## amber
Design cam_pixel_labeler, start of the top module:
module cam_pixel_labeler (
    input  logic        clk,
    input  logic        reset,
    input  logic        href,
    input  logic        vsync,
    input  logic [ 7:0] ov7670_data,
    output logic        we,
    output logic [16:0] wAddr,
    output logic [ 2:0] label_data,
    output logic        camera_dp_en,
    output logic        v_finish_camera,
    output logic [ 9:0] x_pixel_camera,
    output logic [ 9:0] y_pixel_camera
);
make LEC_CHECK=0 CAP_MARGIN=30 CORE_MARGIN=2 CORE_UTILIZATION=69 CTS_CLUSTER_DIAMETER=229 CTS_CLUSTER_SIZE=33 GPL_TIMING_DRIVEN=1 MAX_ROUTING_LAYER=met4 SETUP_SLACK_MARGIN=5.0 SLEW_MARGIN=25 TNS_END_PERCENT=95 finish   # period 102.0 ns
run.sh (not shown) runs the stock make flow with config.mk's settings and CLKGATE_MAP_FILE=.
What ended amber was a tool error in global routing; the run never finished.
The following lists how harbor was set up differently from amber:
Settings: CTS_CLUSTER_DIAMETER no longer set, was 229; MAX_ROUTING_LAYER no longer set, was met4; CTS_CLUSTER_SIZE no longer set, was 33; CORE_UTILIZATION now 65, was 69.
==> comparison <==
The final report for harbor shows a completed flow and a layout that fails verification, specifically negative setup slack.
Worst-case clock buffer depth came out exactly the same in amber and harbor.
Per the comparison of harbor with amber, area of the die increased 0.0022 mm²; number of gates resized after cts increased 13.
--- input diff harbor..tundra ---
Settings: CTS_CLUSTER_SIZE now 55, previously not set; PLACE_DENSITY now 0.77, previously not set; CELL_PAD_IN_SITES_DETAIL_PLACEMENT now 2, previously not set; CORE_MARGIN now 3, was 2; SETUP_SLACK_MARGIN no longer set, was 5.0; SLEW_MARGIN now 5, was 25; the clock period (ns, I/O delays scaled along) now 130.0, was 102.0.
[summary]
tundra did not make it past detailed placement, where a tool error ended it.
The initial core utilization number comes out lower for harbor vs tundra.
Comparing tundra against harbor, there is no change at all in synthesized area.
Placer's final routability congestion estimate, harbor and tundra: lower on tundra
Re synthesized cell count: no difference whatsoever between tundra and harbor.
Compared to harbor, tundra was floorplanned on a bigger die.
[inputs] sierra vs tundra
Settings: a change of SLEW_MARGIN from 5 to 25; a change of CORE_UTILIZATION from 65 to 58; a deleted CTS_CLUSTER_SIZE that had been 55; an added SETUP_SLACK_MARGIN of 5.0; a change of CORE_MARGIN from 3 to 2; a deleted CELL_PAD_IN_SITES_DETAIL_PLACEMENT that had been 2; a change of the clock period (ns, I/O delays scaled along) from 130.0 to 75.7.
### Flow results
- sierra: it failed during global routing, and the tool reported GRT-0116.
- Re XOR/XNOR share of the synthesized area: no difference whatsoever between tundra and sierra.
- Compare tundra and sierra | placer congestion estimate higher: sierra
- sierra -> tundra: number of placed I/O pins delta 0, exact match
- [sierra] die height rose 9.3 µm relative to tundra
- Of tundra and sierra, the lower number of core rows belongs to tundra.
- Going from tundra to sierra, core utilization at floorplan shows a reduction of 7.9 points, full die area shows an increase of about 10%, synthesized-area fraction occupied by ao, oa, aoi and oai cells shows no meaningful change, synthesized cell count shows no meaningful change.
- Cmp sierra vs tundra: die width higher in sierra
The inputs of zinc differ from those of sierra as listed below.
Settings: CORE_UTILIZATION now 50, was 58; PLACE_DENSITY no longer set, was 0.77; GPL_TIMING_DRIVEN no longer set, was 1; CAP_MARGIN now 20, was 30; TNS_END_PERCENT no longer set, was 95; SETUP_SLACK_MARGIN no longer set, was 5.0; SLEW_MARGIN now 20, was 25; the clock period (ns, I/O delays scaled along) now 73.0, was 75.7.
## What came out
Finished, but not clean: zinc, with negative setup slack.
The register share after synthesis of sierra and that of zinc are within noise of each other.
zinc vs sierra — quantity of gates resized following cts dropped by more than a quarter
Row final estimated routing congestion in global placement: zinc lower / sierra higher
Going from sierra to zinc, synthesized cell count flat, total setup buffers inserted after CTS down 89.
Die area: zinc and sierra compared, higher one is zinc
Summary — die width, zinc relative to sierra: higher, by 7.6%.
Comparing zinc against sierra, there is no change at all in top-level port count.

========
The RTL this note starts from:
==> flow/design.v <==
`timescale 1ns / 1ps
module OV7670_MemController (
    input  logic        clk,
    input  logic        reset,
    input  logic        href,
    input  logic        vsync,
    input  logic [ 7:0] ov7670_data,
    output logic        we,
    output logic [16:0] wAddr,
    output logic [15:0] wData,
    output logic        camera_dp_en,
    output logic        v_finish_camera,
    output logic [ 9:0] x_pixel_camera,
    output logic [ 9:0] y_pixel_camera
);
    logic [15:0] pixel_data;
    logic [ 9:0] h_counter;   
    logic [ 9:0] v_counter;   
    assign wAddr = v_counter * 320 + h_counter[9:1];
    assign wData = pixel_data;
    assign x_pixel_camera = h_counter / 2;
    assign y_pixel_camera = v_counter;
    assign camera_dp_en = ((x_pixel_camera < 320) && (y_pixel_camera < 240));
    always_ff @(posedge clk, posedge reset) begin
        if (reset) begin
            h_counter  <= 0;
            pixel_data <= 0;
            we         <= 1'b0;
        end else begin
            if (href) begin
                h_counter <= h_counter + 1;
                if (h_counter[0] == 0) begin
                    pixel_data[15:8] <= ov7670_data;
                    we               <= 1'b0;
                end else begin
                    pixel_data[7:0] <= ov7670_data;
                    we              <= 1'b1;
                end
            end else begin
                h_counter <= 0;
                we        <= 1'b0;
            end
        end
    end
    always_ff @(posedge clk, posedge reset) begin
        if (reset) begin
            v_counter <= 0;
        end else begin
            if (vsync) begin
                v_counter <= 0;
            end else begin
                if (h_counter == (320 * 2 - 1)) begin
                    v_counter <= v_counter + 1;
                end
            end
        end
    end
    logic v_sync_flag;
    always_ff @(posedge clk or posedge reset) begin
        if (reset) begin
            v_sync_flag <= 0;
            v_finish_camera <= 0;
        end else if (vsync) begin
            if (!v_sync_flag) begin
                v_sync_flag <= 1;
                v_finish_camera <= 1;
            end else begin
                v_finish_camera <= 0;
            end
        end else begin
            v_sync_flag <= 0;
            v_finish_camera <= 0;
        end
    end
endmodule
module negedge_detect (
    input  logic clk,
    input  logic reset,
    input  logic x,
    output logic o_tick
);
    logic tmp_reg;
    always_ff @(posedge clk or posedge reset) begin
        if (reset) begin
            tmp_reg <= 0;
        end else begin
            tmp_reg <= x;
        end
    end
    assign o_tick = (~x) & tmp_reg;
endmodule
`timescale 1ns / 1ps
module rgb_to_hsv (
    input  logic [4:0] r_data,
    input  logic [5:0] g_data,
    input  logic [4:0] b_data,
    output logic [1:0] r_g_decision,     
    output logic [7:0] s_data,
    output logic [7:0] v_data
);
    localparam GREEN_R_MAX_THRESHOLD = 120;
    localparam GREEN_G_MIN_THRESHOLD = 180;
    localparam GREEN_B_MAX_THRESHOLD = 120;
    localparam RED_R_MIN_THRESHOLD = 190;
    localparam RED_G_MAX_THRESHOLD = 100;
    localparam RED_B_MAX_THRESHOLD = 100;
    logic [7:0] r_8b;
    logic [7:0] g_8b;
    logic [7:0] b_8b;
    logic [7:0] max_val;
    logic [7:0] min_val;
    assign r_8b = {r_data, r_data[4:2]};
    assign g_8b = {g_data, g_data[5:4]};
    assign b_8b = {b_data, b_data[4:2]};
    always_comb begin
        if ((g_8b >= GREEN_G_MIN_THRESHOLD) && (r_8b <= GREEN_R_MAX_THRESHOLD) && (b_8b <= GREEN_B_MAX_THRESHOLD)) begin
            r_g_decision = 1;
        end
        else if ((r_8b >= RED_R_MIN_THRESHOLD) && (g_8b <= RED_G_MAX_THRESHOLD) && (b_8b <= RED_B_MAX_THRESHOLD)) begin
            r_g_decision = 0;
        end else begin
            r_g_decision = 2;
        end
    end
    find_max_val U_MAX_VAL (
        .x1 (r_8b),
        .x2 (g_8b),
        .x3 (b_8b),
        .max(max_val)
    );
    find_min_val U_MIN_VAL (
        .x1 (r_8b),
        .x2 (g_8b),
        .x3 (b_8b),
        .min(min_val)
    );
    assign v_data = max_val;
    always_comb begin
        if (!max_val) begin
            s_data = 0;
        end else begin
            s_data = ((max_val - min_val) * 255) / max_val;
        end
    end
endmodule
module find_max_val (
    input  logic [7:0] x1,
    input  logic [7:0] x2,
    input  logic [7:0] x3,
    output logic [7:0] max
);
    logic [7:0] temp_max;
    assign temp_max = (x1 > x2) ? x1 : x2;
    assign max = (temp_max > x3) ? temp_max : x3;
endmodule
module find_min_val (
    input  logic [7:0] x1,
    input  logic [7:0] x2,
    input  logic [7:0] x3,
    output logic [7:0] min
);
    logic [7:0] temp_min;
    assign temp_min = (x1 < x2) ? x1 : x2;
    assign min = (temp_min < x3) ? temp_min : x3;
endmodule
`timescale 1ns / 1ps
module Label_Gen (
    input  logic [7:0] s_data,
    input  logic [7:0] v_data,
    input  logic [1:0] r_g_decision,
    output logic [2:0] label_data
);
    localparam ROAD = 0;
    localparam WALK_ROAD = 1;
    localparam BACKGROUND = 2;
    localparam CAR = 3;
    localparam HUMAN = 4;
    localparam ROAD_V_THRESHOLD = 38;
    localparam ROAD_S_THRESHOLD = 77;
    localparam WALK_V_THRESHOLD = 179;
    localparam WALK_S_THRESHOLD = 51;
    always_comb begin
        if (r_g_decision == 0) begin
            label_data = CAR;
        end 
        else if (r_g_decision == 1) begin
            label_data = HUMAN;
        end 
        else if ((v_data >= WALK_V_THRESHOLD) && (s_data <= WALK_S_THRESHOLD)) begin
            label_data = WALK_ROAD;
        end
        else if((v_data <= ROAD_V_THRESHOLD) && (s_data <= ROAD_S_THRESHOLD)) begin
            label_data = ROAD;
        end 
        else begin
            label_data = BACKGROUND;
        end
    end
endmodule
`timescale 1ns / 1ps
module cam_pixel_labeler (
    input  logic        clk,
    input  logic        reset,
    input  logic        href,
    input  logic        vsync,
    input  logic [ 7:0] ov7670_data,
    output logic        we,
    output logic [16:0] wAddr,
    output logic [ 2:0] label_data,
    output logic        camera_dp_en,
    output logic        v_finish_camera,
    output logic [ 9:0] x_pixel_camera,
    output logic [ 9:0] y_pixel_camera
);
    logic [15:0] ov7670_wData;
    logic [ 1:0] r_g_decision;
    logic [ 7:0] s_data;
    logic [ 7:0] v_data;
    OV7670_MemController U_OV7670_MemController (
        .clk            (clk),
        .reset          (reset),
        .href           (href),
        .vsync          (vsync),
        .ov7670_data    (ov7670_data),
        .we             (we),
        .wAddr          (wAddr),
        .wData          (ov7670_wData),
        .camera_dp_en   (camera_dp_en),
        .v_finish_camera(v_finish_camera),
        .x_pixel_camera (x_pixel_camera),
        .y_pixel_camera (y_pixel_camera)
    );
    rgb_to_hsv U_rgb_to_hsv (
        .r_data      (ov7670_wData[15:11]),
        .g_data      (ov7670_wData[10:5]),
        .b_data      (ov7670_wData[4:0]),
        .s_data      (s_data),
        .v_data      (v_data),
        .r_g_decision(r_g_decision)
    );
    Label_Gen U_Label_Gen (
        .r_g_decision(r_g_decision),
        .s_data      (s_data),
        .v_data      (v_data),
        .label_data  (label_data)
    );
endmodule
clock: 130.0 ns
lec_check: 0
cap_margin: 30
cell_pad_in_sites_global_placement: 1
core_margin: 10
core_utilization: 57
cts_cluster_diameter: 69
gpl_timing_driven: 0
place_density_lb_addon: 0.03
setup_slack_margin: 5.0
slew_margin: 0
tns_end_percent: 95
The first run completed with no timing, DRC or antenna violations.
Edit:
- CAP_MARGIN: 30 -> 20
- CELL_PAD_IN_SITES_GLOBAL_PLACEMENT: 1 -> not set
- CORE_MARGIN: 10 -> 2
- CORE_UTILIZATION: 57 -> 22
- CTS_CLUSTER_DIAMETER: 69 -> not set
- GPL_TIMING_DRIVEN: 0 -> not set
- PLACE_DENSITY_LB_ADDON: 0.03 -> not set
- SETUP_SLACK_MARGIN: 5.0 -> not set
- TNS_END_PERCENT: 95 -> 10
- clock period: 130.0 -> 150.0 ns (I/O delays scaled with it)
The new run produced a clean layout.
Setup slack is better by 9.6 ns.
Count of clock-buffer cells in the layout is unchanged.
Critical path depth came out lower by 36.
Area after synthesis does not change.
Utilization came out lower by 39 points.
Final cell count came out higher by 19%.
Synthesized cell count is unchanged.
Non-clock buffer count came out lower by 129.
Die size came out higher by 120%.
Edit:
- CORE_UTILIZATION: 22 -> 40
- SLEW_MARGIN: 0 -> 20
- TNS_END_PERCENT: 10 -> not set
Worst setup slack improves by 0.46 ns.
Global-route usage went up by 9.4 points.
Count of clock-buffer cells in the layout does not change.
Design area came out lower by 3.2%.
Utilization went up by 19 points.
Routed wire length rose by 3.2%.
Edit:
- CORE_ASPECT_RATIO: not set -> 1.2
- CORE_UTILIZATION: 40 -> 60
- PLACE_DENSITY_LB_ADDON: not set -> 0.0
=> Global-route usage is higher by 10 points. First-iteration DRC count is higher by a few percent. Core utilization is higher by 20 points. Worst hold slack improved by 0.0076 ns. Synthesized cell count is unchanged. Cell count is lower by a few percent. Final area is lower slightly.
Edit:
- ABC_AREA: not set -> 1
- CORE_ASPECT_RATIO: 1.2 -> not set
- CORE_UTILIZATION: 60 -> 40
- HOLD_SLACK_MARGIN: not set -> 0.01
- PLACE_DENSITY_LB_ADDON: 0.0 -> not set
After rerunning: The new run completed with no timing, DRC or antenna violations; fmax went up by about a fifth; wire length went up by a little under a tenth; sequential cell count stays the same; sequential share of layout area went down by 0.43 points; design area went up by roughly a tenth; clock-buffer cell count does not change; first-iteration DRC count went up by about a fifth.

========
build 30:
RTL: the design.v shown in full above, as it stands there.
Settings: LEC_CHECK=0, CAP_MARGIN=30, CORE_MARGIN=2, CORE_UTILIZATION=69, CTS_CLUSTER_DIAMETER=229, CTS_CLUSTER_SIZE=33, GPL_TIMING_DRIVEN=1, PLACE_DENSITY=0.63, SETUP_SLACK_MARGIN=5.0, SLEW_MARGIN=25, TNS_END_PERCENT=95; clock period 102.0 ns.
Build 30 did not run to completion, as it errored out during 5_1_grt.
diff inputs: build 30 => build 68
Settings: a change of CORE_MARGIN from 2 to 10; a deleted CTS_CLUSTER_SIZE that had been 33; a change of PLACE_DENSITY from 0.63 to 0.77; a deleted CTS_CLUSTER_DIAMETER that had been 229; a change of CORE_UTILIZATION from 69 to 65; a change of the clock period (ns, I/O delays scaled along) from 102.0 to 130.0.
==> results <==
Build 68 went all the way through synthesis, placement and routing and the layout is clean on timing, DRC and antenna.
Build 68 vs build 30: die extent in y up
Mean instance size in the synthesized netlist: build 30 vs build 68 identical
Overall die width (build 30 / build 68): 0.898
Input-level comparison between build 65 and build 68:
Settings: putting CTS_CLUSTER_SIZE at 34 where nothing was set; swapping 65 for 68 in CORE_UTILIZATION; swapping 10 for 2 in CORE_MARGIN; putting CTS_CLUSTER_DIAMETER at 230 where nothing was set; swapping 130.0 for 75.7 in the clock period (ns, I/O delays scaled along).
==> comparison <==
Build 65: aborted in 3_5_place_dp (tool error). Between build 68 and build 65, the number of storage elements in the synthesis netlist does not differ in any meaningful way. From build 68 to build 65, number of flops mapped to enable cells by yosys did not move at all. Floorplan check, build 65 vs build 68: die outline smaller in build 65.
Inputs modified between build 65 and build 8:
Settings: SETUP_SLACK_MARGIN removed (was 5.0); SLEW_MARGIN changed from 25 to 20; GPL_TIMING_DRIVEN removed (was 1); CORE_UTILIZATION changed from 68 to 57; CTS_CLUSTER_SIZE removed (was 34); PLACE_DENSITY removed (was 0.77); TNS_END_PERCENT removed (was 95); CTS_CLUSTER_DIAMETER removed (was 230); CAP_MARGIN changed from 30 to 20; the clock period (ns, I/O delays scaled along) changed from 75.7 to 86.2.
==> results <==
- Build 8: it failed during 5_1_grt, and the tool reported GRT-0232.
- Sort build 65 and build 8 by floorplan utilization, descending, and build 65 comes first.
- Comparing build 65 and build 8, the higher standard-cell row count is on build 8.
- Diff build 65..build 8 | gate count after technology mapping | unchanged
- Build 8 vs build 65 — vertical die size rose about 9%.
- Diff build 65 -> build 8 | die size | up by more than 10%
- From build 65 to build 8, area after synthesis did not move at all.
